**design/flow/design.v**
```verilog
`default_nettype none
module toHex(
    input wire clk,
    input wire rst,
    input wire [3:0] value,
    output reg [7:0] hexChar
);
    always @(posedge clk) begin
        if (rst)
            hexChar <= "0";
        else
            hexChar <= (value <= 4'd9) ? 8'd48 + value : 8'd55 + value;
    end
endmodule
module flashNavigator
#(
  parameter STARTUP_WAIT = 32'd1000
)
(
    input wire clk,
    input wire rst,
    output reg flashClk,
    input wire flashMiso,
    output reg flashMosi,
    output reg flashCs,
    input wire [5:0] charAddress,
    output reg [7:0] charOutput,
    input wire btn1,
    input wire btn2
);
reg [23:0] readAddress;
localparam [7:0] command = 8'h03;
reg [7:0] currentByteOut;
reg [7:0] currentByteNum;
reg [255:0] dataIn;
reg [255:0] dataInBuffer;
localparam STATE_INIT_POWER = 8'd0;
localparam STATE_LOAD_CMD_TO_SEND = 8'd1;
localparam STATE_SEND = 8'd2;
localparam STATE_LOAD_ADDRESS_TO_SEND = 8'd3;
localparam STATE_READ_DATA = 8'd4;
localparam STATE_DONE = 8'd5;
reg [23:0] dataToSend;
reg [8:0] bitsToSend;
reg [32:0] counter;
reg [2:0] state;
reg [2:0] returnState;
reg dataReady;
always @(posedge clk) begin
if (rst) begin
  flashClk <= 0;
  flashMosi <= 0;
  flashCs <= 1;
  readAddress <= 0;
  currentByteOut <= 0;
  currentByteNum <= 0;
  dataIn <= 0;
  dataInBuffer <= 0;
  dataToSend <= 0;
  bitsToSend <= 0;
  counter <= 0;
  state <= 0;
  returnState <= 0;
  dataReady <= 0;
end
else
case (state)
  STATE_INIT_POWER: begin
    if (counter > STARTUP_WAIT && btn1 == 1 && btn2 == 1) begin
      state <= STATE_LOAD_CMD_TO_SEND;
      counter <= 32'b0;
      dataReady <= 0;
      currentByteNum <= 0;
      currentByteOut <= 0;
    end
    else
      counter <= counter + 1;
  end
  STATE_LOAD_CMD_TO_SEND: begin
      flashCs <= 0;
      dataToSend[23-:8] <= command;
      bitsToSend <= 8;
      state <= STATE_SEND;
      returnState <= STATE_LOAD_ADDRESS_TO_SEND;
  end
  STATE_SEND: begin
    if (counter == 32'd0) begin
      flashClk <= 0;
      flashMosi <= dataToSend[23];
      dataToSend <= {dataToSend[22:0],1'b0};
      bitsToSend <= bitsToSend - 1;
      counter <= 1;
    end
    else begin
      counter <= 32'd0;
      flashClk <= 1;
      if (bitsToSend == 0)
        state <= returnState;
    end
  end
  STATE_LOAD_ADDRESS_TO_SEND: begin
    dataToSend <= readAddress;
    bitsToSend <= 24;
    state <= STATE_SEND;
    returnState <= STATE_READ_DATA;
    currentByteNum <= 0;
  end
  STATE_READ_DATA: begin
    if (counter[0] == 1'd0) begin
      flashClk <= 0;
      counter <= counter + 1;
      if (counter[3:0] == 0 && counter > 0) begin
        dataIn[(currentByteNum << 3)+:8] <= currentByteOut;
        currentByteNum <= currentByteNum + 1;
        if (currentByteNum == 31)
          state <= STATE_DONE;
      end
    end
    else begin
      flashClk <= 1;
      currentByteOut <= {currentByteOut[6:0], flashMiso};
      counter <= counter + 1;
    end
  end
  STATE_DONE: begin
    dataReady <= 1;
    flashCs <= 1;
    dataInBuffer <= dataIn;
    counter <= STARTUP_WAIT;
    if (btn1 == 0) begin 
      readAddress <= readAddress + 24;
      state <= STATE_INIT_POWER;
    end
    else if (btn2 == 0) begin 
      readAddress <= readAddress - 24;
      state <= STATE_INIT_POWER;
    end
  end
  default: ;
endcase
end
wire [7:0] byteDisplayNumber;
wire lowerBit;
wire [7:0] hexCharOutput;
wire [3:0] currentHexVal;
reg [7:0] chosenByte;
wire [7:0] hexChar;
reg [3:0] addrNibble;
always @(*) begin
  case (4'd13 - charAddress[3:0])
    4'd0: addrNibble = readAddress[3:0];
    4'd1: addrNibble = readAddress[7:4];
    4'd2: addrNibble = readAddress[11:8];
    4'd3: addrNibble = readAddress[15:12];
    4'd4: addrNibble = readAddress[19:16];
    4'd5: addrNibble = readAddress[23:20];
    default: addrNibble = 4'd0;
  endcase
end
toHex hexConv(
clk,
rst,
addrNibble,
hexChar
);
always @(posedge clk) begin
if (rst) begin
  chosenByte <= 0;
  charOutput <= 0;
end
else begin
chosenByte <= dataInBuffer[(byteDisplayNumber << 3)+:8];
if (charAddress[5:4] == 2'b11) begin
  case (charAddress[3:0])
    0: charOutput <= "A";
    1: charOutput <= "d";
    2: charOutput <= "d";
    3: charOutput <= "r";
    4: charOutput <= ":";
    6: charOutput <= "0";
    7: charOutput <= "x";
    8,9,10,11,12,13: charOutput <= hexChar;
    15: charOutput <= dataReady ? " " : "L";
    default: charOutput <= " ";
  endcase
end
else
  charOutput <= hexCharOutput;
end
end
assign byteDisplayNumber = {3'b000, charAddress[5:1]};
assign lowerBit = charAddress[0];
assign currentHexVal = lowerBit ? chosenByte[3:0] : chosenByte[7:4];
toHex hexConvert(
clk,
rst,
currentHexVal,
hexCharOutput
);
endmodule
```
**design/flow/run.sh**
```bash
#!/bin/bash
# the make line also repeats each setting of config.mk as NAME=value (left out here)
make -C /OpenROAD-flow-scripts/flow DESIGN_CONFIG=/design/flow/config.mk WORK_HOME=/design/flow/orfs CLKGATE_MAP_FILE= finish
```
**design/flow/config.mk**
```make
export PLATFORM = sky130hd
export DESIGN_NAME = flashNavigator
export DESIGN_NICKNAME = flashNavigator
export VERILOG_FILES = /design/flow/design.v
export SDC_FILE = /design/flow/constraint.sdc
export NUM_CORES = 4
export LEC_CHECK = 0
export CAP_MARGIN = 20
export CORE_MARGIN = 2
export CORE_UTILIZATION = 72
export CTS_CLUSTER_SIZE = 58
export PLACE_DENSITY = 0.66
export SETUP_SLACK_MARGIN = 0.38
export SLEW_MARGIN = 20
```
**design/flow/constraint.sdc**
```tcl
create_clock -name core_clock -period 2.7 [get_ports {clk}]
set_input_delay 0.5400 -clock core_clock [delete_from_list [all_inputs] [get_ports {clk}]]
set_output_delay 0.5400 -clock core_clock [all_outputs]
set_load 0.01 [all_outputs]
```
==> out/summary.log, run 1 <==
INFO  placement      dpl.cell_count=3613
INFO  yosys          avg_synthesized_cell_area=8.538um2
INFO  yosys          yosys_register_bits=650
INFO  yosys          post_synth_most_frequent_cells=sky130_fd_sc_hd__nand2_1, sky130_fd_sc_hd__dfxtp_1, sky130_fd_sc_hd__a21oi_1
INFO  yosys          synthCells=3168
INFO  yosys          ys_sh_mux=12.40%
INFO  yosys          seq_area_frac_synth=48.11%
INFO  yosys          cell_types_occupying_the_most_area_after_synthesis=sky130_fd_sc_hd__dfxtp_1, sky130_fd_sc_hd__nand2_1, sky130_fd_sc_hd__a21oi_1
INFO  floorplan      placement_rows=70
INFO  outcome        status=stopped before the end
INFO  floorplan      fp_util=73.53%
INFO  yosys          yosys.area_share.xor_xnor=1.619%
INFO  yosys          ys_types=64
INFO  yosys          synth.cellmix.compoundShare=14.09%
INFO  yosys          syn-cell-area=27050um2
INFO  floorplan      core_area=36790um2
INFO  clocking       tritoncts_buffer_count=61
INFO  outcome        flow.stopped_at=global routing
INFO  yosys          yosys-stat-cells=3168
INFO  yosys          ys_sh_simple=18.56%
INFO  placement      numPortBuffers=20
INFO  yosys          top_cell=sky130_fd_sc_hd__nand2_1
INFO  yosys          post-synth-top-area-fraction=48.11%
INFO  yosys          synthAdderAreaFrac=1.508%
INFO  yosys          synth_warnings=2
INFO  yosys          edf_count=0
INFO  placement      place.detailed.hpwl=46.74mm
INFO  floorplan      dieArea=39130um2
INFO  floorplan      die-height=197.8um
INFO  clocking       cts_root_buffer=sky130_fd_sc_hd__clkbuf_16
INFO  floorplan      die_width=197.8um
INFO  clocking       cts_max_level=2
INFO  floorplan      num_io_pins=22
INFO  clocking       clockBufferDepth=3
INFO  yosys          top_logic_kind=simple AND/OR/NAND/NOR gates
INFO  yosys          ff_type=sky130_fd_sc_hd__dfxtp_1
INFO  clocking       cts.sinks=650
INFO  yosys          ys_async_sr_fraction=0%
INFO  yosys          yosys-stat-area=27050um2
INFO  yosys          synth_top_cell_by_area=sky130_fd_sc_hd__dfxtp_1
INFO  placement      dp_slack=-0.8097ns
INFO  yosys          net_count_entering_floorplan=3211
INFO  placement      gp_routability_congestion=0.9172
through the flow:
step           instance area [um2]  power, mW
2_1_floorplan                27790      10.21
3_3_place_gp                 29280      10.42
3_5_place_dp                 29280      10.43
4_1_cts                      32500      19.05
timing repair:
action,CTS
pin swaps,51
cloned,3
hold endpoints to repair,0
gates resized,108
setup buffers,62
endpoints found under the setup margin,288
hold buffers,0
==> inputs of run 2 (changes only) <==
Settings changed: CORE_MARGIN 2 to 5, CORE_UTILIZATION 72 to 40, CTS_CLUSTER_DIAMETER set to 298, CTS_CLUSTER_SIZE 58 to not set, GPL_TIMING_DRIVEN set to 0, HOLD_SLACK_MARGIN set to 0.09, MAX_ROUTING_LAYER set to met4, MIN_ROUTING_LAYER set to met1, PLACE_DENSITY 0.66 to 0.6, SETUP_SLACK_MARGIN 0.38 to not set, SLEW_MARGIN 20 to 35, TNS_END_PERCENT set to 75.
Clock period 2.7 ns to 3.74 ns, I/O delays scaled along.
==> out/summary.log, run 2 <==
INFO  outcome        status=finished clean
INFO  worst_setup_path worstRegToRegCells=12
INFO  worst_hold_path min_from=dataIn[186]
INFO  worst_setup_path critPathMaxFanout=11
INFO  yosys          cell_types_occupying_the_most_area_after_synthesis=sky130_fd_sc_hd__dfxtp_1, sky130_fd_sc_hd__nand2_1, sky130_fd_sc_hd__a21oi_1
INFO  sta            shortest_clock_period_the_worst_path_allows_after_layout=3.596ns
INFO  worst_setup_path crit_top_cell=sky130_fd_sc_hd__clkbuf_1
INFO  worst_setup_path max_stage_delay=0.81ns
INFO  yosys          yosys_register_bits=650
INFO  sta            final-setup-viol-count=0
INFO  yosys          yosys-stat-area=27050um2
INFO  global_route   first_global_vias=21335
INFO  sta            relSlewSlack=27.60%
INFO  flow_run       max_cap_violations=0
INFO  global_route   gr-usage-all-layers=23.13%
INFO  floorplan      num_io_pins=22
INFO  drt            num_vias=23025
INFO  pwr            worst_ir_drop_vdd=0.3023mV
INFO  sta            report.final.slew_viol_count=0
INFO  floorplan      die-height=270.0um
INFO  worst_setup_path worstReg2RegStart=currentByteNum[0]
INFO  global_route   grt-ovfl-total=0
INFO  floorplan      dieArea=72920um2
INFO  yosys          edf_count=0
INFO  drt            route.final.wire_length=85.17mm
INFO  worst_setup_path timing_worst_setup_path_type=flop to flop
INFO  yosys          syn-cell-area=27050um2
INFO  yosys          ys_async_sr_fraction=0%
INFO  pwr            power_report.internal_total=11.24mW
INFO  worst_hold_path min_delay_path_depth=2
INFO  placement      post_place_cell_area=28330um2
INFO  clocking       cts.sinks=650
INFO  final_layout   num-nets-final=3300
INFO  placement      gp_routability_congestion=0.9129
INFO  yosys          avg_synthesized_cell_area=8.538um2
INFO  worst_setup_path crit_path_top_delay_cell=sky130_fd_sc_hd__clkbuf_1
INFO  drt            via_per_instance_ratio=5.503
INFO  drt            post-route-drc-count=0
INFO  sta            finalCritPeriodShare=96.14%
INFO  final_layout   finish.cell_count_without_fillers=4184
INFO  worst_setup_path critical_path_cell_count=12
INFO  pwr            power.share.switching=22.36%
INFO  clocking       ctsHoldBuffers=0
INFO  worst_setup_path ff2ff_setup_slack=0.14ns
INFO  clocking       cts_root_buffer=sky130_fd_sc_hd__clkbuf_16
INFO  yosys          net_count_entering_floorplan=3211
INFO  worst_setup_path crit_path_start_kind=flop
INFO  clocking       clockBufferDepth=3
INFO  yosys          yosys-stat-cells=3168
INFO  worst_setup_path timing.critical_path.to_type=flop
INFO  pwr            group_drawing_the_most_power=the clock network
INFO  pwr            p_seq_share=47.9%
INFO  yosys          post_synth_most_frequent_cells=sky130_fd_sc_hd__nand2_1, sky130_fd_sc_hd__dfxtp_1, sky130_fd_sc_hd__a21oi_1
INFO  floorplan      placement_rows=95
INFO  drt            drt_antenna_net_count=0
INFO  yosys          yosys.area_share.xor_xnor=1.619%
INFO  sta            hold_viol_final=0
INFO  drt            routedWlPerCell=20.36um
INFO  pwr            pwr.group.combinational=0.413mW
INFO  yosys          ys_types=64
INFO  yosys          post-synth-top-area-fraction=48.11%
INFO  worst_setup_path r2r-end=dataIn[110]
INFO  pwr            power.share.combinational=2.8%
INFO  yosys          seq_area_frac_synth=48.11%
INFO  placement      numPortBuffers=16
INFO  clocking       clk-insertion-delay-late=0.62ns
INFO  worst_hold_path min_path_type=flop to flop
INFO  drt            drtIter0Drc=2198
INFO  worst_setup_path cp-endpoint=dataIn[110]
INFO  flow_run       number_of_warnings_the_tools_reported=33
INFO  yosys          top_cell=sky130_fd_sc_hd__nand2_1
INFO  worst_setup_path cp.required=4.28ns
INFO  global_route   grt_first_pass_wirelength=129.6mm
INFO  floorplan      core_area=67160um2
INFO  final_layout   final_design_area_no_fill=30810um2
INFO  final_layout   flow.area_growth_from_synthesis=13.91%
INFO  sta            worstMarginPinSlew=1.086ns
INFO  global_route   antenna_found_initial=1
INFO  pwr            power_density=470.0nW/um2
INFO  yosys          synthCells=3168
INFO  worst_setup_path crit_chain=clkbuf_1, inv_1, ha_1, nor2b_1, nor2b_1, ha_1, nor2_1, nand3_1, clkbuf_1, clkbuf_1, o21ai_0, a21oi_1
INFO  pwr            clock_power_share=49.3%
INFO  yosys          ff_type=sky130_fd_sc_hd__dfxtp_1
INFO  yosys          ys_sh_simple=18.56%
INFO  worst_hold_path whs_endpoint=dataInBuffer[186]
INFO  worst_setup_path cp.arrival=4.13ns
INFO  drt            first_pass_iters=6
INFO  clocking       tritoncts_buffer_count=72
INFO  clocking       post-cts-setup-buffers=0
INFO  sta            rsz0062_at_grt=yes
INFO  yosys          synth_warnings=2
INFO  floorplan      die_width=270.0um
INFO  yosys          ys_sh_mux=12.40%
INFO  clocking       cts_tree=built
INFO  placement      place.detailed.hpwl=59.50mm
INFO  floorplan      fp_util=40.28%
INFO  clocking       register_clock_pin_slew_on_the_reported_worst_setup_and_hold_paths=0.06ns
INFO  worst_setup_path cp-startpoint=currentByteNum[0]
INFO  pwr            design_power_total=14.48mW
INFO  pwr            pg_clk=7.14mW
INFO  yosys          top_logic_kind=simple AND/OR/NAND/NOR gates
INFO  pwr            switching_power=3.238mW
INFO  sta            max_freq=0.2781GHz
INFO  pwr            p_seq=6.93mW
INFO  worst_setup_path crit_buf_inv=4
INFO  sta            fin_skew=0.03255ns
INFO  clocking       cts_max_level=3
INFO  pwr            leakagePower=10.66nW
INFO  yosys          synth_top_cell_by_area=sky130_fd_sc_hd__dfxtp_1
INFO  global_route   maximum_number_of_pins_on_one_net_before_global_route_repair=25
INFO  placement      dpl.cell_count=4057
INFO  yosys          synthAdderAreaFrac=1.508%
INFO  yosys          synth.cellmix.compoundShare=14.09%
INFO  worst_setup_path path_delay_family=buffers and inverters
-- run 2: layer usage --
layer	track usage, %	wire length [um]	vias to the layer above
met3	3.687	6241	163
met5	-	0	-
met2	35.68	38210	789
met4	6.110	2361	0
met1	31.91	38360	11057
li1	-	-	11016
-- run 2: layout make-up --
class                      count  area (um2)
antenna                        2       5.005
buffer                       237       942.2
clock buffer                 101        2064
clock inverter                25       285.3
fill                        6559       36350
inverter                      27       101.3
multi-input combinational   2253       13150
sequential                   650       13010
tap                          873        1092
timing repair buffer          16       155.1
-- run 2: metrics by stage --
step	worst slack, ns	TNS [ns]	hold slack [ns]	util, %
floorplan	0.07122	0	0.4284	-
global placement	-1.272	-46.26	0.4354	42.17
detailed placement	-1.182	-33.44	0.4387	42.19
CTS	-0.2355	-6.177	0.4458	45.77
global route	-0.04372	-0.2621	0.4596	45.87
finish	0.1443	0	0.4334	45.88
-- run 2: what timing repair did --
action | 4_1_cts | 5_1_grt
pin swaps | 0 | 1
endpoints found under the setup margin | 106 | 146
endpoints found under the hold margin | 0 | 0
resized | 18 | 20
==> inputs of run 3 (changes only) <==
Settings changed: ABC_AREA set to 1, CORE_ASPECT_RATIO set to 0.69, CORE_MARGIN 5 to 2, CORE_UTILIZATION 40 to 72, CTS_CLUSTER_DIAMETER 298 to 345, CTS_CLUSTER_SIZE set to 10, GPL_TIMING_DRIVEN 0 to not set, HOLD_SLACK_MARGIN 0.09 to 0.3, MAX_ROUTING_LAYER met4 to not set, MIN_ROUTING_LAYER met1 to not set, PLACE_DENSITY 0.6 to 0.39, SETUP_SLACK_MARGIN set to 0.8, SLEW_MARGIN 35 to 20, TNS_END_PERCENT 75 to 5.
Clock period 3.74 ns to 2.7 ns, I/O delays scaled along.
==> out/summary.log, run 3 <==
INFO  pwr            pwr.group.combinational=6.25mW
INFO  worst_setup_path worstReg2RegStart=currentByteNum[3]
INFO  sta            worstMarginPinSlew=1.065ns
INFO  global_route   met3_usage=11.26%
INFO  drt            drt_antenna_net_count=0
INFO  worst_setup_path r2r-end=dataIn[205]
INFO  floorplan      dieArea=44200um2
INFO  sta            report.final.slew_viol_count=0
INFO  placement      post_place_cell_area=31910um2
INFO  sta            max_freq=0.4116GHz
INFO  pwr            design_power_total=25.03mW
INFO  drt            via_per_instance_ratio=6.361
INFO  yosys          synth.cellmix.compoundShare=19.00%
INFO  pwr            worst_ir_drop_vdd=0.6936mV
INFO  sta            shortest_clock_period_the_worst_path_allows_after_layout=2.429ns
INFO  yosys          post_synth_most_frequent_cells=sky130_fd_sc_hd__nand2_1, sky130_fd_sc_hd__dfxtp_1, sky130_fd_sc_hd__a21oi_1
INFO  global_route   maximum_number_of_pins_on_one_net_before_global_route_repair=159
INFO  pwr            power.share.combinational=25.0%
INFO  yosys          top_logic_kind=simple AND/OR/NAND/NOR gates
INFO  drt            route.final.wire_length=100.2mm
INFO  worst_setup_path crit_buf_inv=3
INFO  global_route   gr-max-usage-layer=met1
INFO  global_route   grt_first_pass_wirelength=152.8mm
INFO  final_layout   mi_logic_area=15590um2
INFO  worst_setup_path critPathMaxFanout=11
INFO  yosys          cell_types_occupying_the_most_area_after_synthesis=sky130_fd_sc_hd__dfxtp_1, sky130_fd_sc_hd__nand2_1, sky130_fd_sc_hd__a21oi_1
INFO  worst_setup_path crit_path_top_delay_cell=sky130_fd_sc_hd__dfxtp_2
INFO  yosys          ys_types=51
INFO  yosys          avg_synthesized_cell_area=6.778um2
INFO  worst_setup_path crit_chain=nor2_1, nand3_2, inv_2, nor2_4, nand4_1, buf_4, nor2_4, buf_4, nand3_4, nand2_1, a21oi_1
INFO  global_route   antenna_found_initial=0
INFO  floorplan      die_width=252.2um
INFO  worst_setup_path path_delay_family=simple AND/OR/NAND/NOR gates
INFO  yosys          synth_top_cell_by_area=sky130_fd_sc_hd__dfxtp_1
INFO  worst_setup_path cp.arrival=2.87ns
INFO  final_layout   number_of_fill_cells=2748
INFO  pwr            p_seq=10.1mW
INFO  yosys          synth_warnings=2
INFO  worst_hold_path min_path_type=input pin to flop
INFO  clocking       clk-insertion-delay-late=0.61ns
INFO  clocking       register_clock_pin_slew_on_the_reported_worst_setup_and_hold_paths=0.06ns
INFO  pwr            clock_power_share=34.8%
INFO  floorplan      fp_util=73.33%
INFO  sta            rsz0062_at_grt=yes
INFO  global_route   first_global_vias=28323
INFO  worst_setup_path cp-startpoint=currentByteNum[3]
INFO  flow_run       max_cap_violations=0
INFO  worst_setup_path worstRegToRegCells=11
INFO  pwr            power_density=719.2nW/um2
INFO  pwr            power.share.switching=33.92%
INFO  yosys          seq_area_frac_synth=42.52%
INFO  drt            drtIter0Drc=5621
INFO  worst_setup_path cp.required=3.14ns
INFO  floorplan      core_area=41740um2
INFO  floorplan      placement_rows=62
INFO  floorplan      die-height=175.3um
INFO  yosys          top_cell=sky130_fd_sc_hd__nand2_1
INFO  flow_run       number_of_warnings_the_tools_reported=42
INFO  global_route   grt-ovfl-total=0
INFO  pwr            pg_clk=8.70mW
INFO  yosys          ys_async_sr_fraction=0%
INFO  outcome        status=finished clean
INFO  final_layout   flow.area_growth_from_synthesis=13.72%
INFO  yosys          post-synth-top-area-fraction=42.52%
INFO  clocking       cts_root_buffer=sky130_fd_sc_hd__clkbuf_16
INFO  drt            first_pass_iters=14
INFO  sta            hold_viol_final=0
INFO  worst_setup_path cp-endpoint=dataIn[205]
INFO  pwr            switching_power=8.490mW
INFO  pwr            leakagePower=13.92nW
INFO  yosys          yosys-stat-area=30600um2
INFO  yosys          ff_type=sky130_fd_sc_hd__dfxtp_1
INFO  worst_hold_path min_delay_path_depth=4
INFO  worst_hold_path min_from=rst
INFO  drt            routedWlPerCell=19.82um
INFO  yosys          yosys-stat-cells=4515
INFO  placement      gp_routability_congestion=0.9837
INFO  worst_setup_path timing_worst_setup_path_type=flop to flop
INFO  final_layout   final_design_area_no_fill=34800um2
INFO  yosys          ys_sh_simple=28.27%
INFO  placement      dpl.cell_count=4923
INFO  yosys          ys_sh_mux=0.06541%
INFO  sta            worst_hold_slack=0.3967ns
INFO  worst_setup_path critical_path_cell_count=11
INFO  yosys          yosys_register_bits=650
INFO  final_layout   num-nets-final=4548
INFO  drt            insertedDiodeCount=0
INFO  global_route   grt_use_met2=61.05%
INFO  drt            post-route-drc-count=0
INFO  final_layout   finish.cell_count_without_fillers=5054
INFO  clocking       clockBufferDepth=3
INFO  final_layout   finished_core_util=83.39%
INFO  sta            finalCritPeriodShare=89.97%
INFO  sta            final-setup-viol-count=0
INFO  pwr            power_report.internal_total=16.54mW
INFO  placement      place.detailed.hpwl=59.95mm
INFO  final_layout   regArea=13020um2
INFO  yosys          synthCells=4515
INFO  clocking       cts_max_level=3
INFO  yosys          yosys.area_share.xor_xnor=0.7400%
INFO  yosys          edf_count=0
INFO  yosys          net_count_entering_floorplan=4558
INFO  clocking       tritoncts_buffer_count=74
INFO  pwr            group_drawing_the_most_power=sequential cells
INFO  worst_setup_path max_stage_delay=0.48ns
INFO  global_route   grtUsageMet1=62.72%
INFO  worst_setup_path crit_path_start_kind=flop
INFO  global_route   gr-usage-all-layers=42.88%
INFO  sta            relSlewSlack=29.03%
INFO  sta            fin_skew=0.01921ns
INFO  worst_hold_path whs_endpoint=state[0]
INFO  worst_setup_path timing.critical_path.to_type=flop
INFO  drt            num_vias=32148
INFO  placement      numPortBuffers=20
INFO  floorplan      num_io_pins=22
INFO  clocking       cts_tree=built
INFO  yosys          syn-cell-area=30600um2
INFO  pwr            p_seq_share=40.3%
INFO  clocking       cts.sinks=650
INFO  yosys          synthAdderAreaFrac=1.333%
INFO  worst_setup_path ff2ff_setup_slack=0.27ns
-- run 3: area by class of cell --
cell class | instances | area share (%)
well taps | 544 | 1.956
clock buffers | 75 | 5.392
inverters | 305 | 3.455
multi-input cells | 3243 | 44.78
repair buffers | 231 | 6.802
flip-flops and latches | 650 | 37.42
clock inverters | 6 | 0.1941
-- run 3: what timing repair did --
| action | in CTS | in global routing |
|---|---|---|
| hold buffers | 0 | 0 |
| pin swaps | 42 | 20 |
| setup endpoints to repair | 421 | 554 |
| cloned | 1 | 1 |
| buffers inserted | 30 | 18 |
| gates resized | 68 | 74 |
-- run 3: routing by layer --
metal / vias to the layer above / wire (um)
li1: 14889 / -
met1: 14429 / 39980
met2: 2377 / 40830
met3: 449 / 15100
met4: 4 / 4214
met5: - / 47
-- run 3: through the flow --
| stage | worst slack (ns) | TNS [ns] |
|---|---|---|
| after floorplan | 0.09068 | 0 |
| after global placement | -0.2062 | -0.9586 |
| after detailed placement | -0.2606 | -1.413 |
| after CTS | 0.4202 | 0 |
| after global routing | 0.2283 | 0 |
| final | 0.2707 | 0 |
==> inputs of run 4 (changes only) <==
Settings changed: ABC_AREA 1 to not set, CORE_ASPECT_RATIO 0.69 to not set, CORE_UTILIZATION 72 to 11, CTS_CLUSTER_DIAMETER 345 to not set, CTS_CLUSTER_SIZE 10 to not set, HOLD_SLACK_MARGIN 0.3 to not set, PLACE_DENSITY 0.39 to 0.6, SETUP_SLACK_MARGIN 0.8 to not set, TNS_END_PERCENT 5 to not set.
Clock period 2.7 ns to 10.7 ns, I/O delays scaled along.
==> out/summary.log, run 4 <==
INFO  outcome        status=finished clean
INFO  final_layout   finished_core_util=13.57%
INFO  yosys          ys_types=64
INFO  sta            max_freq=0.1808GHz
INFO  final_layout   num-nets-final=3103
INFO  pwr            power_report.internal_total=4.090mW
INFO  worst_setup_path critical_path_cell_count=11
INFO  sta            relSlewSlack=27.53%
INFO  worst_setup_path worstRegToRegCells=6
INFO  worst_setup_path worstReg2RegStart=state[0]
INFO  clocking       post-cts-setup-buffers=0
INFO  yosys          cell_types_occupying_the_most_area_after_synthesis=sky130_fd_sc_hd__dfxtp_1, sky130_fd_sc_hd__nand2_1, sky130_fd_sc_hd__a21oi_1
INFO  yosys          synth_warnings=2
INFO  yosys          synthCells=3168
INFO  worst_setup_path crit_path_start_kind=input pin
INFO  drt            first_pass_iters=5
INFO  yosys          ff_type=sky130_fd_sc_hd__dfxtp_1
INFO  pwr            design_power_total=5.207mW
INFO  worst_setup_path cp-endpoint=readAddress[23]
INFO  floorplan      die-height=499.9um
INFO  sta            rsz0062_at_grt=no
INFO  drt            post-route-drc-count=0
INFO  worst_setup_path timing_worst_setup_path_type=input pin to flop
INFO  floorplan      placement_rows=182
INFO  yosys          yosys_register_bits=650
INFO  pwr            power.share.switching=21.45%
INFO  yosys          edf_count=0
INFO  clocking       cts_root_buffer=sky130_fd_sc_hd__clkbuf_16
INFO  placement      place.detailed.hpwl=43.56mm
INFO  final_layout   flow.area_growth_from_synthesis=23.08%
INFO  sta            final.setup.tns=0ns
INFO  worst_setup_path crit_chain=clkdlybuf4s50_1, inv_1, fa_1, a211oi_1, o21bai_1, o211ai_1, a311oi_1, a41oi_1, mux2i_1, a21oi_1, mux2_2
INFO  yosys          post-synth-top-area-fraction=48.11%
INFO  drt            insertedDiodeCount=0
INFO  worst_hold_path min_from=dataIn[239]
INFO  worst_setup_path cp-startpoint=btn1
INFO  yosys          syn-cell-area=27050um2
INFO  yosys          synth_top_cell_by_area=sky130_fd_sc_hd__dfxtp_1
INFO  yosys          synthAdderAreaFrac=1.508%
INFO  placement      dp_slack=4.620ns
INFO  clocking       cts.sinks=650
INFO  placement      gp_routability_congestion=0.7935
INFO  pwr            clock_power_share=51.1%
INFO  worst_setup_path cp.arrival=6.03ns
INFO  worst_hold_path whs_endpoint=dataInBuffer[239]
INFO  drt            via_per_instance_ratio=3.435
INFO  pwr            leakagePower=10.64nW
INFO  floorplan      core_area=245300um2
INFO  yosys          synth.cellmix.compoundShare=14.09%
INFO  clocking       clockBufferDepth=3
INFO  floorplan      fp_util=11.03%
INFO  clocking       tritoncts_buffer_count=72
INFO  pwr            switching_power=1.117mW
INFO  sta            report.final.slew_viol_count=0
INFO  clocking       cts_max_level=3
INFO  worst_setup_path critPathMaxFanout=24
INFO  clocking       ctsHoldBuffers=0
INFO  yosys          seq_area_frac_synth=48.11%
INFO  pwr            group_drawing_the_most_power=the clock network
INFO  yosys          avg_synthesized_cell_area=8.538um2
INFO  worst_setup_path path_delay_family=AND-OR/OR-AND gates
INFO  yosys          top_logic_kind=simple AND/OR/NAND/NOR gates
INFO  worst_setup_path ff2ff_setup_slack=6.59ns
INFO  worst_setup_path crit_path_top_delay_cell=sky130_fd_sc_hd__clkdlybuf4s50_1
INFO  clocking       count_of_cells_resized_by_post_cts_repair=0
INFO  sta            hold_viol_final=0
INFO  sta            worstMarginPinSlew=1.087ns
INFO  pwr            p_seq=2.42mW
INFO  yosys          yosys.area_share.xor_xnor=1.619%
INFO  placement      numPortBuffers=20
INFO  global_route   grt-ovfl-total=0
INFO  yosys          ys_sh_simple=18.56%
INFO  clocking       cts_tree=built
INFO  global_route   antenna_found_initial=3
INFO  worst_hold_path min_delay_path_depth=2
INFO  yosys          ys_sh_mux=12.40%
INFO  global_route   maximum_number_of_pins_on_one_net_before_global_route_repair=204
INFO  worst_setup_path timing.critical_path.to_type=flop
INFO  worst_setup_path crit_buf_inv=2
INFO  pwr            pwr.group.combinational=0.121mW
INFO  yosys          yosys-stat-area=27050um2
INFO  sta            finalCritPeriodShare=51.70%
INFO  clocking       register_clock_pin_slew_on_the_reported_worst_setup_and_hold_paths=0.06ns
INFO  floorplan      num_io_pins=22
INFO  drt            routedWlPerCell=11.51um
INFO  floorplan      die_width=499.9um
INFO  global_route   first_global_vias=20829
INFO  clocking       clk-insertion-delay-late=0.61ns
INFO  placement      post_place_cell_area=30700um2
INFO  global_route   gr-usage-all-layers=5.637%
INFO  worst_hold_path min_path_type=flop to flop
INFO  yosys          ys_async_sr_fraction=0%
INFO  pwr            power.share.combinational=2.3%
INFO  pwr            p_seq_share=46.6%
INFO  drt            drt_antenna_net_count=0
INFO  drt            drtIter0Drc=1895
INFO  sta            fin_skew=0.01931ns
INFO  pwr            power_density=156.4nW/um2
INFO  placement      dpl.cell_count=6206
INFO  final_layout   final_design_area_no_fill=33290um2
INFO  worst_setup_path r2r-end=counter[4]
INFO  worst_setup_path cp.required=11.20ns
INFO  sta            final-setup-viol-count=0
INFO  yosys          net_count_entering_floorplan=3211
INFO  yosys          post_synth_most_frequent_cells=sky130_fd_sc_hd__nand2_1, sky130_fd_sc_hd__dfxtp_1, sky130_fd_sc_hd__a21oi_1
INFO  flow_run       number_of_warnings_the_tools_reported=41
INFO  final_layout   finish.cell_count_without_fillers=6335
INFO  pwr            worst_ir_drop_vdd=0.1060mV
INFO  worst_setup_path max_stage_delay=1.14ns
INFO  global_route   grt_first_pass_wirelength=116.2mm
INFO  drt            route.final.wire_length=72.91mm
INFO  sta            shortest_clock_period_the_worst_path_allows_after_layout=5.532ns
INFO  drt            num_vias=21761
INFO  pwr            pg_clk=2.66mW
INFO  floorplan      dieArea=249900um2
INFO  yosys          top_cell=sky130_fd_sc_hd__nand2_1
INFO  sta            post_layout_worst_setup_margin=5.168ns
INFO  flow_run       max_cap_violations=0
INFO  sta            worst_hold_slack=0.4431ns
INFO  yosys          yosys-stat-cells=3168
==> run 4: per-layer routing <==
layer,routed length [um],part of all wire (%),GRT usage [%],vias up
li1,-,-,-,10585
met1,33290,46,7.356,10534
met2,34430,47,9.428,541
met3,3627,5.0,0.8716,101
met4,1561,2.1,1.861,0
met5,0,0,0,-
==> run 4: cell type report <==
type                       count  area (um2)
fill                       27656      212000
multi-input combinational   2253       13070
sequential                   650       13010
tap                         3220        4029
clock buffer                 100        2120
timing repair buffer          56       496.7
clock inverter                29       457.9
inverter                      27       101.3
==> inputs of run 5 (changes only) <==
Settings changed: CORE_UTILIZATION 11 to 67, PLACE_DENSITY 0.6 to not set.
Clock period 10.7 ns to 4.73 ns, I/O delays scaled along.
==> out/summary.log, run 5 <==
INFO  yosys          yosys-stat-cells=3168
INFO  worst_setup_path path_delay_family=AND-OR/OR-AND gates
INFO  worst_setup_path worstReg2RegStart=currentByteNum[0]
INFO  placement      place.detailed.hpwl=41.80mm
INFO  worst_setup_path timing.critical_path.to_type=flop
INFO  yosys          avg_synthesized_cell_area=8.538um2
INFO  pwr            pwr.group.combinational=0.284mW
INFO  yosys          yosys_register_bits=650
INFO  drt            num_vias=22203
INFO  global_route   first_global_vias=20547
INFO  worst_setup_path cp.required=5.20ns
INFO  yosys          ff_type=sky130_fd_sc_hd__dfxtp_1
INFO  pwr            group_drawing_the_most_power=sequential cells
INFO  worst_setup_path worstRegToRegCells=11
INFO  pwr            leakagePower=10.50nW
INFO  worst_setup_path ff2ff_setup_slack=1.12ns
INFO  placement      gp_routability_congestion=0.8611
INFO  worst_setup_path crit_chain=clkdlybuf4s50_1, buf_4, ha_1, a211oi_1, o21bai_1, o211ai_1, a311oi_1, a41oi_1, mux2i_1, a21oi_1, mux2_2
INFO  global_route   gr-usage-all-layers=32.92%
INFO  clocking       post-cts-setup-buffers=0
INFO  drt            insertedDiodeCount=0
INFO  yosys          ys_types=64
INFO  pwr            power_report.internal_total=8.569mW
INFO  worst_setup_path crit_buf_inv=2
INFO  worst_hold_path min_from=dataIn[243]
INFO  yosys          cell_types_occupying_the_most_area_after_synthesis=sky130_fd_sc_hd__dfxtp_1, sky130_fd_sc_hd__nand2_1, sky130_fd_sc_hd__a21oi_1
INFO  sta            rsz0062_at_grt=no
INFO  pwr            worst_ir_drop_vdd=0.3241mV
INFO  yosys          net_count_entering_floorplan=3211
INFO  final_layout   flow.area_growth_from_synthesis=9.413%
INFO  yosys          top_cell=sky130_fd_sc_hd__nand2_1
INFO  drt            first_pass_iters=5
INFO  pwr            pg_clk=5.11mW
INFO  yosys          synthCells=3168
INFO  pwr            p_seq=5.48mW
INFO  yosys          synth.cellmix.compoundShare=14.09%
INFO  yosys          ys_async_sr_fraction=0%
INFO  worst_setup_path max_stage_delay=0.51ns
INFO  yosys          yosys.area_share.xor_xnor=1.619%
INFO  worst_hold_path min_delay_path_depth=2
INFO  clocking       cts_tree=built
INFO  yosys          syn-cell-area=27050um2
INFO  pwr            p_seq_share=50.4%
INFO  pwr            power.share.switching=21.18%
INFO  clocking       register_clock_pin_slew_on_the_reported_worst_setup_and_hold_paths=0.06ns
INFO  worst_setup_path cp-endpoint=readAddress[23]
INFO  floorplan      die_width=204.9um
INFO  floorplan      die-height=204.9um
INFO  sta            final-setup-viol-count=0
INFO  global_route   grt_first_pass_wirelength=110.1mm
INFO  placement      numPortBuffers=20
INFO  sta            hold_viol_final=0
INFO  sta            relSlewSlack=27.73%
INFO  yosys          post_synth_most_frequent_cells=sky130_fd_sc_hd__nand2_1, sky130_fd_sc_hd__dfxtp_1, sky130_fd_sc_hd__a21oi_1
INFO  global_route   antenna_found_initial=0
INFO  clocking       ctsHoldBuffers=0
INFO  global_route   grt-ovfl-total=0
INFO  final_layout   final_design_area_no_fill=29590um2
INFO  flow_run       number_of_warnings_the_tools_reported=43
INFO  worst_setup_path crit_path_start_kind=input pin
INFO  sta            shortest_clock_period_the_worst_path_allows_after_layout=3.640ns
INFO  yosys          post-synth-top-area-fraction=48.11%
INFO  clocking       tritoncts_buffer_count=66
INFO  yosys          edf_count=0
INFO  floorplan      placement_rows=73
INFO  flow_run       max_cap_violations=0
INFO  yosys          yosys-stat-area=27050um2
INFO  drt            drt_antenna_net_count=0
INFO  floorplan      dieArea=41990um2
INFO  floorplan      core_area=39820um2
INFO  drt            routedWlPerCell=18.98um
INFO  worst_setup_path critical_path_cell_count=11
INFO  floorplan      fp_util=67.92%
INFO  clocking       clk-insertion-delay-late=0.59ns
INFO  sta            fin_skew=0.02126ns
INFO  drt            via_per_instance_ratio=6.101
INFO  sta            worstMarginPinSlew=1.084ns
INFO  sta            max_freq=0.2747GHz
INFO  clocking       count_of_cells_resized_by_post_cts_repair=0
INFO  worst_setup_path r2r-end=dataIn[185]
INFO  clocking       cts_root_buffer=sky130_fd_sc_hd__clkbuf_16
INFO  drt            drtIter0Drc=2128
INFO  yosys          synth_warnings=2
INFO  worst_setup_path cp-startpoint=btn1
INFO  pwr            power_density=367.4nW/um2
INFO  sta            finalCritPeriodShare=76.95%
INFO  worst_setup_path critPathMaxFanout=23
INFO  worst_setup_path crit_path_top_delay_cell=sky130_fd_sc_hd__clkdlybuf4s50_1
INFO  sta            final.setup.tns=0ns
INFO  yosys          synthAdderAreaFrac=1.508%
INFO  drt            post-route-drc-count=0
INFO  yosys          seq_area_frac_synth=48.11%
INFO  pwr            clock_power_share=47.0%
INFO  clocking       cts.sinks=650
INFO  worst_hold_path min_path_type=flop to flop
INFO  clocking       cts_max_level=3
INFO  outcome        status=finished clean
INFO  worst_hold_path whs_endpoint=dataInBuffer[243]
INFO  yosys          ys_sh_mux=12.40%
INFO  pwr            power.share.combinational=2.6%
INFO  placement      post_place_cell_area=27490um2
INFO  yosys          synth_top_cell_by_area=sky130_fd_sc_hd__dfxtp_1
INFO  worst_setup_path cp.arrival=4.11ns
INFO  final_layout   num-nets-final=3114
INFO  drt            route.final.wire_length=69.09mm
INFO  yosys          ys_sh_simple=18.56%
INFO  clocking       clockBufferDepth=3
INFO  pwr            switching_power=2.303mW
INFO  global_route   maximum_number_of_pins_on_one_net_before_global_route_repair=138
INFO  worst_setup_path timing_worst_setup_path_type=input pin to flop
INFO  sta            report.final.slew_viol_count=0
INFO  floorplan      num_io_pins=22
INFO  yosys          top_logic_kind=simple AND/OR/NAND/NOR gates
run 5: metal layers:
metal	part of all wire [%]	GRT usage [%]
met2	48	54.08
met3	6.3	3.802
met4	2.9	11.59
met5	0	0
met1	43	45.20
run 5: cell type report:
| cell class | count | area [um2] |
|---|---|---|
| repair buffers | 73 | 661.9 |
| fillers | 2969 | 10230 |
| inverters | 27 | 101.3 |
| flip-flops and latches | 650 | 13010 |
| well taps | 525 | 656.9 |
| multi-input cells | 2253 | 13060 |
| clock inverters | 18 | 210.2 |
| clock buffers | 93 | 1894 |
run 5: through the flow:
stage / util, % / hold WS (ns) / setup slack, ns / std cells / power (mW)
floorplan: - / 0.4284 / 0.1470 / 3168 / 5.807
global placement: 69.02 / 0.4320 / 0.5514 / 3528 / 5.883
global route: 74.32 / 0.4562 / 0.8935 / 3639 / 11.16
finish: 74.32 / 0.4436 / 1.090 / 3639 / 10.87
detailed placement: 69.02 / 0.4388 / 0.5471 / 3528 / 5.885
CTS: 74.31 / 0.4444 / 1.142 / 3639 / 10.92
==> inputs of run 6 (changes only) <==
Settings changed: CORE_UTILIZATION 67 to 40, PLACE_DENSITY set to 0.6, SETUP_SLACK_MARGIN set to 1.27.
Clock period 4.73 ns to 4.87 ns, I/O delays scaled along.
==> out/summary.log, run 6 <==
INFO  floorplan      placement_rows=95
INFO  final_layout   num-nets-final=3123
INFO  yosys          ff_type=sky130_fd_sc_hd__dfxtp_1
INFO  clocking       clockBufferDepth=3
INFO  final_layout   finish.cell_count_without_fillers=4008
INFO  drt            drt_antenna_net_count=0
INFO  floorplan      core_area=67040um2
INFO  pwr            group_drawing_the_most_power=the clock network
INFO  pwr            p_seq=5.33mW
INFO  placement      place.detailed.hpwl=41.44mm
INFO  worst_setup_path ff2ff_setup_slack=1.52ns
INFO  yosys          synthAdderAreaFrac=1.508%
INFO  yosys          synthCells=3168
INFO  global_route   maximum_number_of_pins_on_one_net_before_global_route_repair=174
INFO  yosys          ys_sh_mux=12.40%
INFO  sta            worstMarginPinSlew=1.109ns
INFO  floorplan      dieArea=69720um2
INFO  sta            max_freq=0.2819GHz
INFO  global_route   gr-usage-all-layers=20.23%
INFO  worst_setup_path cp-endpoint=readAddress[23]
INFO  sta            rsz0062_at_grt=yes
INFO  worst_hold_path min_from=dataIn[122]
INFO  floorplan      num_io_pins=22
INFO  outcome        status=finished clean
INFO  pwr            p_seq_share=48.2%
INFO  drt            route.top_layer_used=met5
INFO  yosys          edf_count=0
INFO  yosys          cell_types_occupying_the_most_area_after_synthesis=sky130_fd_sc_hd__dfxtp_1, sky130_fd_sc_hd__nand2_1, sky130_fd_sc_hd__a21oi_1
INFO  worst_setup_path timing.critical_path.to_type=flop
INFO  yosys          yosys-stat-cells=3168
INFO  drt            route.final.wire_length=71.01mm
INFO  drt            first_pass_iters=5
INFO  clocking       clk-insertion-delay-late=0.64ns
INFO  pwr            power_report.internal_total=8.566mW
INFO  pwr            switching_power=2.487mW
INFO  worst_setup_path crit_chain=clkdlybuf4s50_1, buf_4, ha_1, a211o_1, or2_2, o211ai_1, a311oi_2, a41oi_2, mux2i_1, a21oi_1, mux2_2
INFO  pwr            power.share.switching=22.50%
INFO  clocking       cts_max_level=3
INFO  worst_setup_path worstReg2RegStart=counter[0]
INFO  worst_setup_path crit_buf_inv=2
INFO  drt            routed-wl-met3=3.346mm
INFO  worst_setup_path path_delay_family=AND-OR/OR-AND gates
INFO  drt            insertedDiodeCount=0
INFO  pwr            pg_clk=5.45mW
INFO  global_route   first_global_vias=19955
INFO  sta            final-setup-viol-count=0
INFO  worst_setup_path cp.required=5.38ns
INFO  yosys          ys_async_sr_fraction=0%
INFO  sta            report.final.slew_viol_count=0
INFO  yosys          ys_types=64
INFO  drt            drtIter0Drc=1701
INFO  pwr            clock_power_share=49.3%
INFO  yosys          avg_synthesized_cell_area=8.538um2
INFO  placement      dpl.cell_count=3879
INFO  final_layout   flow.area_growth_from_synthesis=12.35%
INFO  worst_setup_path critical_path_cell_count=11
INFO  sta            worst_hold_slack=0.4313ns
INFO  pwr            power_density=363.7nW/um2
INFO  pwr            design_power_total=11.05mW
INFO  yosys          top_cell=sky130_fd_sc_hd__nand2_1
INFO  yosys          syn-cell-area=27050um2
INFO  pwr            power.share.combinational=2.5%
INFO  global_route   grt_first_pass_wirelength=113.3mm
INFO  sta            fin_skew=0.04325ns
INFO  drt            via_per_instance_ratio=5.316
INFO  sta            shortest_clock_period_the_worst_path_allows_after_layout=3.548ns
INFO  sta            relSlewSlack=26.05%
INFO  floorplan      fp_util=40.35%
INFO  drt            dr_wl_met2=32.02mm
INFO  worst_setup_path crit_path_top_delay_cell=sky130_fd_sc_hd__clkdlybuf4s50_1
INFO  yosys          yosys_register_bits=650
INFO  flow_run       max_cap_violations=0
INFO  worst_setup_path worstRegToRegCells=11
INFO  worst_hold_path min_delay_path_depth=2
INFO  worst_setup_path cp.arrival=4.05ns
INFO  clocking       ctsHoldBuffers=0
INFO  yosys          post-synth-top-area-fraction=48.11%
INFO  yosys          yosys-stat-area=27050um2
INFO  yosys          synth_top_cell_by_area=sky130_fd_sc_hd__dfxtp_1
INFO  drt            num_vias=21308
INFO  clocking       cts_tree=built
INFO  worst_setup_path crit_path_start_kind=input pin
INFO  clocking       cts.sinks=650
INFO  final_layout   finished_core_util=45.33%
INFO  sta            finalCritPeriodShare=72.85%
INFO  yosys          synth.cellmix.compoundShare=14.09%
INFO  pwr            leakagePower=10.64nW
INFO  clocking       tritoncts_buffer_count=72
INFO  floorplan      die-height=264.0um
INFO  worst_setup_path r2r-end=bitsToSend[7]
INFO  yosys          yosys.area_share.xor_xnor=1.619%
INFO  worst_hold_path min_path_type=flop to flop
INFO  yosys          net_count_entering_floorplan=3211
INFO  yosys          synth_warnings=2
INFO  worst_setup_path max_stage_delay=0.58ns
INFO  clocking       cts_root_buffer=sky130_fd_sc_hd__clkbuf_16
INFO  worst_hold_path whs_endpoint=dataInBuffer[122]
INFO  pwr            worst_ir_drop_vdd=0.2148mV
INFO  drt            routedWlPerCell=17.72um
INFO  clocking       post-cts-setup-buffers=0
INFO  sta            final.setup.tns=0ns
INFO  floorplan      die_width=264.0um
INFO  sta            hold_viol_final=0
INFO  global_route   grt-ovfl-total=0
INFO  yosys          top_logic_kind=simple AND/OR/NAND/NOR gates
INFO  worst_setup_path cp-startpoint=btn1
INFO  global_route   antenna_found_initial=2
INFO  final_layout   number_of_fill_cells=6676
INFO  worst_setup_path timing_worst_setup_path_type=input pin to flop
INFO  placement      numPortBuffers=20
INFO  worst_setup_path critPathMaxFanout=20
INFO  drt            post-route-drc-count=0
INFO  placement      gp_routability_congestion=0.8322
INFO  yosys          seq_area_frac_synth=48.11%
INFO  yosys          ys_sh_simple=18.56%
INFO  yosys          post_synth_most_frequent_cells=sky130_fd_sc_hd__nand2_1, sky130_fd_sc_hd__dfxtp_1, sky130_fd_sc_hd__a21oi_1
INFO  drt            drt-met1-wl=33.69mm
INFO  flow_run       number_of_warnings_the_tools_reported=40
INFO  pwr            pwr.group.combinational=0.282mW
INFO  clocking       register_clock_pin_slew_on_the_reported_worst_setup_and_hold_paths=0.06ns
run 6: timing repair:
action	in CTS	in global routing
endpoints found under the setup margin	0	107
resized	0	8
endpoints found under the hold margin	0	0
run 6: routing by layer:
| layer | GRT usage (%) | vias up |
|---|---|---|
| li1 | - | 10634 |
| met1 | 28.60 | 10112 |
| met2 | 31.65 | 423 |
| met3 | 3.356 | 137 |
| met4 | 6.143 | 2 |
| met5 | 0 | - |
run 6: final cells by class:
| cell class | count | area [um2] | share of cell area, % |
|---|---|---|---|
| multi-input cells | 2253 | 13120 | 43.17 |
| flip-flops and latches | 650 | 13020 | 42.84 |
| clock buffers | 106 | 2079 | 6.843 |
| well taps | 873 | 1092 | 3.594 |
| repair buffers | 76 | 684.4 | 2.252 |
| clock inverters | 23 | 292.8 | 0.9634 |
| inverters | 27 | 101.3 | 0.3335 |
run 6: per-stage QoR:
stage	worst slack [ns]	cell area [um2]
6_report	1.322	30390
3_3_place_gp	0.6457	27980
3_5_place_dp	0.6239	27980
4_1_cts	1.276	30350
2_1_floorplan	1.344	27110
5_1_grt	1.126	30390
==> inputs of run 7 (changes only) <==
Settings changed: CORE_UTILIZATION 40 to 72, CTS_CLUSTER_SIZE set to 56, GPL_TIMING_DRIVEN set to 1, HOLD_SLACK_MARGIN set to 0.29, MAX_ROUTING_LAYER set to met5, PLACE_DENSITY 0.6 to 0.35, SETUP_SLACK_MARGIN 1.27 to 0.4, SLEW_MARGIN 20 to 0, TNS_END_PERCENT set to 100.
Clock period 4.87 ns to 2.7 ns, I/O delays scaled along.
==> out/summary.log, run 7 <==
INFO  outcome        status=stopped before the end
INFO  outcome        flow.stopped_at=global routing
INFO  yosys          top_logic_kind=simple AND/OR/NAND/NOR gates
INFO  floorplan      num_io_pins=22
INFO  yosys          seq_area_frac_synth=48.11%
INFO  clocking       clockBufferDepth=3
INFO  yosys          synth_top_cell_by_area=sky130_fd_sc_hd__dfxtp_1
INFO  yosys          ys_types=64
INFO  yosys          net_count_entering_floorplan=3211
INFO  clocking       cts_max_level=3
INFO  yosys          yosys-stat-cells=3168
INFO  clocking       ctsHoldBuffers=0
INFO  yosys          ys_sh_simple=18.56%
INFO  yosys          post_synth_most_frequent_cells=sky130_fd_sc_hd__nand2_1, sky130_fd_sc_hd__dfxtp_1, sky130_fd_sc_hd__a21oi_1
INFO  clocking       cts_root_buffer=sky130_fd_sc_hd__clkbuf_16
INFO  yosys          edf_count=0
INFO  yosys          syn-cell-area=27050um2
INFO  yosys          post-synth-top-area-fraction=48.11%
INFO  floorplan      core_area=36790um2
INFO  floorplan      placement_rows=70
INFO  floorplan      die-height=197.8um
INFO  placement      place.detailed.hpwl=46.76mm
INFO  yosys          yosys.area_share.xor_xnor=1.619%
INFO  yosys          synth_warnings=2
INFO  yosys          top_cell=sky130_fd_sc_hd__nand2_1
INFO  yosys          synthCells=3168
INFO  placement      dp_slack=-0.7433ns
INFO  yosys          ys_async_sr_fraction=0%
INFO  clocking       cts.sinks=650
INFO  clocking       tritoncts_buffer_count=66
INFO  yosys          yosys_register_bits=650
INFO  yosys          cell_types_occupying_the_most_area_after_synthesis=sky130_fd_sc_hd__dfxtp_1, sky130_fd_sc_hd__nand2_1, sky130_fd_sc_hd__a21oi_1
INFO  floorplan      die_width=197.8um
INFO  yosys          yosys-stat-area=27050um2
INFO  placement      numPortBuffers=20
INFO  yosys          ys_sh_mux=12.40%
INFO  placement      post_place_cell_area=29260um2
INFO  floorplan      fp_util=73.53%
INFO  yosys          synthAdderAreaFrac=1.508%
INFO  placement      dpl.cell_count=3608
INFO  floorplan      dieArea=39130um2
INFO  yosys          synth.cellmix.compoundShare=14.09%
INFO  yosys          ff_type=sky130_fd_sc_hd__dfxtp_1
INFO  yosys          avg_synthesized_cell_area=8.538um2
INFO  placement      gp_routability_congestion=0.8902
run 7: what timing repair did:
item / 4_1_cts
endpoints found under the hold margin: 0
endpoints found under the setup margin: 310
resized: 111
cloned: 2
pin swaps: 58
setup buffers: 51
run 7: per-stage QoR:
stage,util [%],hold slack [ns]
after floorplan,-,0.4284
after global placement,79.54,0.4314
after detailed placement,79.54,0.4398
after CTS,88.19,0.4431
==> inputs of run 8 (changes only) <==
Settings changed: CORE_UTILIZATION 72 to 57, CTS_CLUSTER_SIZE 56 to not set, GPL_TIMING_DRIVEN 1 to not set, HOLD_SLACK_MARGIN 0.29 to not set, MAX_ROUTING_LAYER met5 to not set, PLACE_DENSITY 0.35 to 0.6, SETUP_SLACK_MARGIN 0.4 to not set, SLEW_MARGIN 0 to 20, TNS_END_PERCENT 100 to not set.
Clock period 2.7 ns to 2.79 ns, I/O delays scaled along.
==> out/summary.log, run 8 <==
INFO  yosys          ys_async_sr_fraction=0%
INFO  pwr            power_density=593.0nW/um2
INFO  yosys          ys_sh_simple=18.56%
INFO  placement      numPortBuffers=20
INFO  yosys          avg_synthesized_cell_area=8.538um2
INFO  pwr            p_seq_share=49.6%
INFO  yosys          seq_area_frac_synth=48.11%
INFO  worst_setup_path critical_path_cell_count=9
INFO  yosys          ys_sh_mux=12.40%
INFO  yosys          net_count_entering_floorplan=3211
INFO  drt            post-route-drc-count=0
INFO  yosys          synth.cellmix.compoundShare=14.09%
INFO  flow_run       number_of_warnings_the_tools_reported=41
INFO  sta            final-setup-viol-count=1
INFO  worst_hold_path whs_endpoint=bitsToSend[0]
INFO  sta            post_layout_worst_setup_margin=-0.0008207ns
INFO  worst_setup_path ff2ff_setup_slack=-0.0008ns
INFO  yosys          synthCells=3168
INFO  floorplan      die_width=221.8um
INFO  yosys          ff_type=sky130_fd_sc_hd__dfxtp_1
INFO  worst_setup_path timing_worst_setup_path_type=flop to flop
INFO  worst_setup_path cp-startpoint=counter[28]
INFO  global_route   grt-ovfl-total=0
INFO  floorplan      dieArea=49210um2
INFO  worst_hold_path min_delay_path_depth=2
INFO  floorplan      num_io_pins=22
INFO  worst_setup_path max_stage_delay=0.48ns
INFO  worst_setup_path crit_chain=nor4_4, nand4_1, buf_4, nor4_4, nand2_1, a21o_1, or4_4, or4_1, a21oi_1
INFO  yosys          yosys.area_share.xor_xnor=1.619%
INFO  worst_setup_path crit_path_top_delay_cell=sky130_fd_sc_hd__or4_4
INFO  clocking       register_clock_pin_slew_on_the_reported_worst_setup_and_hold_paths=0.06ns
INFO  yosys          post-synth-top-area-fraction=48.11%
INFO  drt            routedWlPerCell=18.52um
INFO  worst_setup_path worstRegToRegCells=9
INFO  drt            num_vias=22565
INFO  sta            relSlewSlack=39.42%
INFO  yosys          syn-cell-area=27050um2
INFO  sta            report.final.slew_viol_count=0
INFO  yosys          ys_types=64
INFO  worst_setup_path critPathMaxFanout=3
INFO  global_route   gr-usage-all-layers=28.91%
INFO  yosys          edf_count=0
INFO  worst_setup_path cp.arrival=3.32ns
INFO  yosys          post_synth_most_frequent_cells=sky130_fd_sc_hd__nand2_1, sky130_fd_sc_hd__dfxtp_1, sky130_fd_sc_hd__a21oi_1
INFO  pwr            pwr.group.combinational=0.569mW
INFO  final_layout   finished_core_util=67.79%
INFO  sta            shortest_clock_period_the_worst_path_allows_after_layout=2.791ns
INFO  yosys          top_logic_kind=simple AND/OR/NAND/NOR gates
INFO  worst_setup_path crit_buf_inv=1
INFO  pwr            leakagePower=11.49nW
INFO  pwr            power.share.switching=21.97%
INFO  worst_hold_path min_path_type=input pin to flop
INFO  worst_setup_path cp-endpoint=bitsToSend[7]
INFO  yosys          top_cell=sky130_fd_sc_hd__nand2_1
INFO  clocking       tritoncts_buffer_count=68
INFO  pwr            group_drawing_the_most_power=sequential cells
INFO  pwr            power.share.combinational=3.0%
INFO  clocking       clk-insertion-delay-late=0.61ns
INFO  outcome          check.faults=setup timing
INFO  pwr            worst_ir_drop_vdd=0.5372mV
INFO  drt            first_pass_iters=5
INFO  worst_hold_path min_from=rst
INFO  clocking       cts_max_level=3
INFO  yosys          yosys-stat-cells=3168
INFO  pwr            switching_power=4.120mW
INFO  worst_setup_path worstReg2RegStart=counter[28]
INFO  yosys          yosys-stat-area=27050um2
INFO  worst_setup_path cp.required=3.32ns
INFO  sta            rsz0062_at_grt=yes
INFO  sta            worstMarginPinSlew=0.9074ns
INFO  sta            finalCritPeriodShare=100.0%
INFO  clocking       ctsHoldBuffers=0
INFO  sta            hold_viol_final=0
INFO  pwr            pg_clk=8.89mW
INFO  placement      gp_routability_congestion=0.8579
INFO  yosys          synth_top_cell_by_area=sky130_fd_sc_hd__dfxtp_1
INFO  drt            route.final.wire_length=71.92mm
INFO  yosys          cell_types_occupying_the_most_area_after_synthesis=sky130_fd_sc_hd__dfxtp_1, sky130_fd_sc_hd__nand2_1, sky130_fd_sc_hd__a21oi_1
INFO  yosys          yosys_register_bits=650
INFO  sta            fin_skew=0.01720ns
INFO  floorplan      fp_util=57.98%
INFO  sta            max_freq=0.3583GHz
INFO  global_route   maximum_number_of_pins_on_one_net_before_global_route_repair=166
INFO  flow_run       max_cap_violations=0
INFO  yosys          synth_warnings=2
INFO  worst_setup_path timing.critical_path.to_type=flop
INFO  drt            drtIter0Drc=2074
INFO  pwr            clock_power_share=47.4%
INFO  final_layout   num-nets-final=3269
INFO  pwr            design_power_total=18.75mW
INFO  global_route   grt_first_pass_wirelength=114.5mm
INFO  outcome        status=failed layout checks
INFO  floorplan      core_area=46650um2
INFO  worst_setup_path path_delay_family=simple AND/OR/NAND/NOR gates
INFO  final_layout   flow.area_growth_from_synthesis=16.92%
INFO  placement      place.detailed.hpwl=44.31mm
INFO  drt            via_per_instance_ratio=5.810
INFO  drt            drt_antenna_net_count=0
INFO  pwr            p_seq=9.29mW
INFO  clocking       clockBufferDepth=3
INFO  global_route   antenna_found_initial=3
INFO  worst_setup_path crit_top_cell=sky130_fd_sc_hd__nor4_4
INFO  clocking       cts.sinks=650
INFO  yosys          synthAdderAreaFrac=1.508%
INFO  placement      dp_slack=-0.7668ns
INFO  pwr            power_report.internal_total=14.63mW
INFO  worst_setup_path crit_path_start_kind=flop
INFO  worst_setup_path r2r-end=bitsToSend[7]
INFO  clocking       cts_root_buffer=sky130_fd_sc_hd__clkbuf_16
INFO  floorplan      die-height=221.8um
INFO  clocking       cts_tree=built
INFO  sta            worst_hold_slack=0.2978ns
INFO  floorplan      placement_rows=79
INFO  global_route   first_global_vias=21353
## run 8: area by class of cell
cell class                 instances  area [um2]
antenna                            2       5.005
clock buffer                      99        2022
clock inverter                    20       166.4
fill                            3789       15030
inverter                          27       103.9
multi-input combinational       2253       13340
sequential                       650       13020
tap                              607       759.5
timing repair buffer             226        2205
## run 8: repair_timing
action | in CTS | in global routing
pin swaps | 8 | 15
resized | 19 | 32
buffers inserted | 7 | 7
setup endpoints to repair | 238 | 206
## run 8: through the flow
stage	setup TNS, ns	std cells	area, um2
after floorplan	-2.813	3168	27200
after global placement	-11.67	3749	29090
after detailed placement	-21.55	3749	29090
after CTS	0	3875	31430
after global routing	-1.292	3884	31630
final	-0.0008207	3884	31630
## run 8: routing by layer
metal	wire length [um]	global-route usage, %	vias up	part of all wire [%]
met3	4155	4.333	131	5.8
li1	-	-	10924	-
met2	33500	47.70	617	47
met4	2073	9.699	2	2.9
met5	11	0	-	0.015
met1	32170	39.01	10891	45
==> inputs of run 9 (changes only) <==
Settings changed: CORE_UTILIZATION 57 to 72, CTS_CLUSTER_DIAMETER set to 105, PLACE_DENSITY 0.6 to not set, PLACE_DENSITY_LB_ADDON set to 0.3, SETUP_SLACK_MARGIN set to 0.39.
Clock period 2.79 ns to 2.7 ns, I/O delays scaled along.
==> out/summary.log, run 9 <==
INFO  yosys          post_synth_most_frequent_cells=sky130_fd_sc_hd__nand2_1, sky130_fd_sc_hd__dfxtp_1, sky130_fd_sc_hd__a21oi_1
INFO  yosys          yosys-stat-area=27050um2
INFO  placement      gp_routability_congestion=0.9161
INFO  yosys          top_cell=sky130_fd_sc_hd__nand2_1
INFO  yosys          ys_async_sr_fraction=0%
INFO  placement      dp_slack=-0.7753ns
INFO  yosys          post-synth-top-area-fraction=48.11%
INFO  floorplan      die-height=197.8um
INFO  yosys          avg_synthesized_cell_area=8.538um2
INFO  yosys          yosys-stat-cells=3168
INFO  placement      numPortBuffers=20
INFO  yosys          syn-cell-area=27050um2
INFO  placement      place.detailed.hpwl=45.17mm
INFO  clocking       cts_max_level=2
INFO  yosys          net_count_entering_floorplan=3211
INFO  yosys          yosys_register_bits=650
INFO  yosys          ys_sh_simple=18.56%
INFO  floorplan      num_io_pins=22
INFO  floorplan      placement_rows=70
INFO  yosys          synth_top_cell_by_area=sky130_fd_sc_hd__dfxtp_1
INFO  clocking       tritoncts_buffer_count=60
INFO  global_route   gr-usage-all-layers=73.54%
INFO  yosys          yosys.area_share.xor_xnor=1.619%
INFO  yosys          ff_type=sky130_fd_sc_hd__dfxtp_1
INFO  clocking       cts_root_buffer=sky130_fd_sc_hd__clkbuf_16
INFO  yosys          cell_types_occupying_the_most_area_after_synthesis=sky130_fd_sc_hd__dfxtp_1, sky130_fd_sc_hd__nand2_1, sky130_fd_sc_hd__a21oi_1
INFO  floorplan      core_area=36790um2
INFO  clocking       cts.sinks=650
INFO  clocking       clockBufferDepth=3
INFO  yosys          ys_types=64
INFO  yosys          ys_sh_mux=12.40%
INFO  yosys          synth.cellmix.compoundShare=14.09%
INFO  floorplan      fp_util=73.53%
INFO  yosys          synth_warnings=2
INFO  yosys          synthAdderAreaFrac=1.508%
INFO  yosys          edf_count=0
INFO  yosys          synthCells=3168
INFO  clocking       ctsHoldBuffers=0
INFO  yosys          top_logic_kind=simple AND/OR/NAND/NOR gates
INFO  outcome        flow.stopped_at=global routing
INFO  floorplan      die_width=197.8um
INFO  outcome        flow.first_error=[ERROR GRT-0232] Routing congestion too high. Check the congestion heatmap in the GUI.
INFO  yosys          seq_area_frac_synth=48.11%
INFO  floorplan      dieArea=39130um2
INFO  outcome        status=stopped before the end
INFO  global_route   grt-ovfl-total=67
## run 9: repair_timing
action | 4_1_cts
setup buffers | 56
hold endpoints to repair | 0
gates cloned | 2
resized | 110
pin swaps | 74
setup endpoints to repair | 311
## run 9: stage by stage
stage / hold WS (ns) / total power, mW / TNS [ns] / area (um2) / std cells
after CTS: 0.3591 / 19.01 / 0 / 32190 / 3766
after global placement: 0.4317 / 10.42 / -6.636 / 29160 / 3599
after floorplan: 0.4284 / 10.21 / -0.3456 / 27820 / 3168
after detailed placement: 0.4390 / 10.43 / -9.256 / 29160 / 3599
## run 9: metal layers
metal | track usage, % | GRT overflow
met1 | 73.57 | 0
met2 | 91.51 | 31
met3 | 56.02 | 1
met4 | 74.66 | 35
met5 | 23.50 | 0
==> inputs of run 10 (changes only) <==
Settings changed: CORE_UTILIZATION 72 to 53, CTS_CLUSTER_DIAMETER 105 to not set, CTS_CLUSTER_SIZE set to 56, GPL_TIMING_DRIVEN set to 1, MAX_ROUTING_LAYER set to met5, PLACE_DENSITY_LB_ADDON 0.3 to 0.01, SETUP_SLACK_MARGIN 0.39 to 0.5, SLEW_MARGIN 20 to 0, TNS_END_PERCENT set to 100.
Clock period 2.7 ns to 8.65 ns, I/O delays scaled along.
==> out/summary.log, run 10 <==
INFO  yosys          ys_async_sr_fraction=0%
INFO  sta            fin_skew=0.02581ns
INFO  worst_setup_path cp-startpoint=btn1
INFO  sta            relSlewSlack=24.45%
INFO  floorplan      fp_util=53.80%
INFO  outcome        status=finished clean
INFO  drt            num_vias=21773
INFO  clocking       cts_root_buffer=sky130_fd_sc_hd__clkbuf_16
INFO  sta            final-setup-viol-count=0
INFO  final_layout   num-nets-final=3102
INFO  pwr            pg_clk=3.03mW
INFO  worst_setup_path crit_path_top_delay_cell=sky130_fd_sc_hd__fa_1
INFO  yosys          yosys-stat-area=27050um2
INFO  yosys          yosys_register_bits=650
INFO  sta            report.final.slew_viol_count=0
INFO  flow_run       max_cap_violations=0
INFO  pwr            clock_power_share=49.0%
INFO  yosys          net_count_entering_floorplan=3211
INFO  yosys          top_logic_kind=simple AND/OR/NAND/NOR gates
INFO  global_route   first_global_vias=20656
INFO  yosys          yosys-stat-cells=3168
INFO  yosys          yosys.area_share.xor_xnor=1.619%
INFO  pwr            pwr.group.combinational=0.150mW
INFO  drt            via_per_instance_ratio=5.759
INFO  worst_setup_path r2r-end=bitsToSend[7]
INFO  placement      gp_routability_congestion=0.8025
INFO  yosys          ff_type=sky130_fd_sc_hd__dfxtp_1
INFO  worst_setup_path timing_worst_setup_path_type=input pin to flop
INFO  clocking       tritoncts_buffer_count=69
INFO  drt            drtIter0Drc=1906
INFO  yosys          avg_synthesized_cell_area=8.538um2
INFO  yosys          post_synth_most_frequent_cells=sky130_fd_sc_hd__nand2_1, sky130_fd_sc_hd__dfxtp_1, sky130_fd_sc_hd__a21oi_1
INFO  worst_hold_path min_delay_path_depth=2
INFO  pwr            leakagePower=10.53nW
INFO  sta            shortest_clock_period_the_worst_path_allows_after_layout=4.561ns
INFO  yosys          top_cell=sky130_fd_sc_hd__nand2_1
INFO  worst_hold_path min_path_type=flop to flop
INFO  yosys          ys_sh_simple=18.56%
INFO  pwr            power_density=206.8nW/um2
INFO  pwr            power.share.combinational=2.4%
INFO  pwr            p_seq_share=48.5%
INFO  worst_setup_path crit_path_start_kind=input pin
INFO  worst_setup_path worstRegToRegCells=10
INFO  sta            worstMarginPinSlew=1.133ns
INFO  clocking       post-cts-setup-buffers=0
INFO  placement      numPortBuffers=20
INFO  floorplan      dieArea=52860um2
INFO  worst_setup_path timing.critical_path.to_type=flop
INFO  yosys          post-synth-top-area-fraction=48.11%
INFO  global_route   maximum_number_of_pins_on_one_net_before_global_route_repair=248
INFO  yosys          synth.cellmix.compoundShare=14.09%
INFO  sta            max_freq=0.2192GHz
INFO  worst_hold_path whs_endpoint=dataInBuffer[132]
INFO  pwr            power.share.switching=21.49%
INFO  flow_run       number_of_warnings_the_tools_reported=39
INFO  sta            final.setup.tns=0ns
INFO  drt            route.final.wire_length=71.12mm
INFO  worst_setup_path cp.arrival=5.05ns
INFO  yosys          synth_warnings=2
INFO  drt            drt_antenna_net_count=0
INFO  placement      place.detailed.hpwl=41.65mm
INFO  drt            post-route-drc-count=0
INFO  pwr            power_report.internal_total=4.850mW
INFO  worst_setup_path worstReg2RegStart=counter[0]
INFO  yosys          ys_sh_mux=12.40%
INFO  yosys          synthCells=3168
INFO  sta            rsz0062_at_grt=no
INFO  worst_setup_path crit_chain=clkdlybuf4s50_1, buf_4, inv_1, fa_1, a211oi_1, o21bai_1, o211ai_1, a311oi_1, a41oi_1, mux2i_1, a21oi_1, mux2_2
INFO  drt            first_pass_iters=6
INFO  floorplan      die_width=229.9um
INFO  worst_setup_path cp.required=9.14ns
==> run 10: metal layers <==
layer	GRT usage (%)	vias to the layer above	part of all wire, %
li1	-	10579	-
met1	37.38	10545	46
met2	43.11	523	46
met3	3.919	126	4.8
met4	8.125	0	2.7
met5	0	-	0
==> run 10: stage by stage <==
stage	hold WS, ns	worst slack [ns]	power (mW)	cells	cell area [um2]
CTS	0.4379	4.126	6.238	3781	29870
finish	0.4379	4.089	6.178	3781	29870
detailed placement	0.4390	3.493	3.214	3660	27550
global placement	0.4318	3.521	3.213	3655	27490
global route	0.4589	3.866	6.363	3781	29870
floorplan	0.4284	3.115	3.175	3168	27050
==> run 10: final cells by class <==
class,instances,area [um2]
repair buffers,58,526.8
flip-flops and latches,650,13020
inverters,27,101.3
well taps,672,840.8
clock buffers,95,1978
clock inverters,26,341.6
fillers,4447,20410
multi-input cells,2253,13060
Power figures rest on the tool's default switching activity, not on a simulated workload.
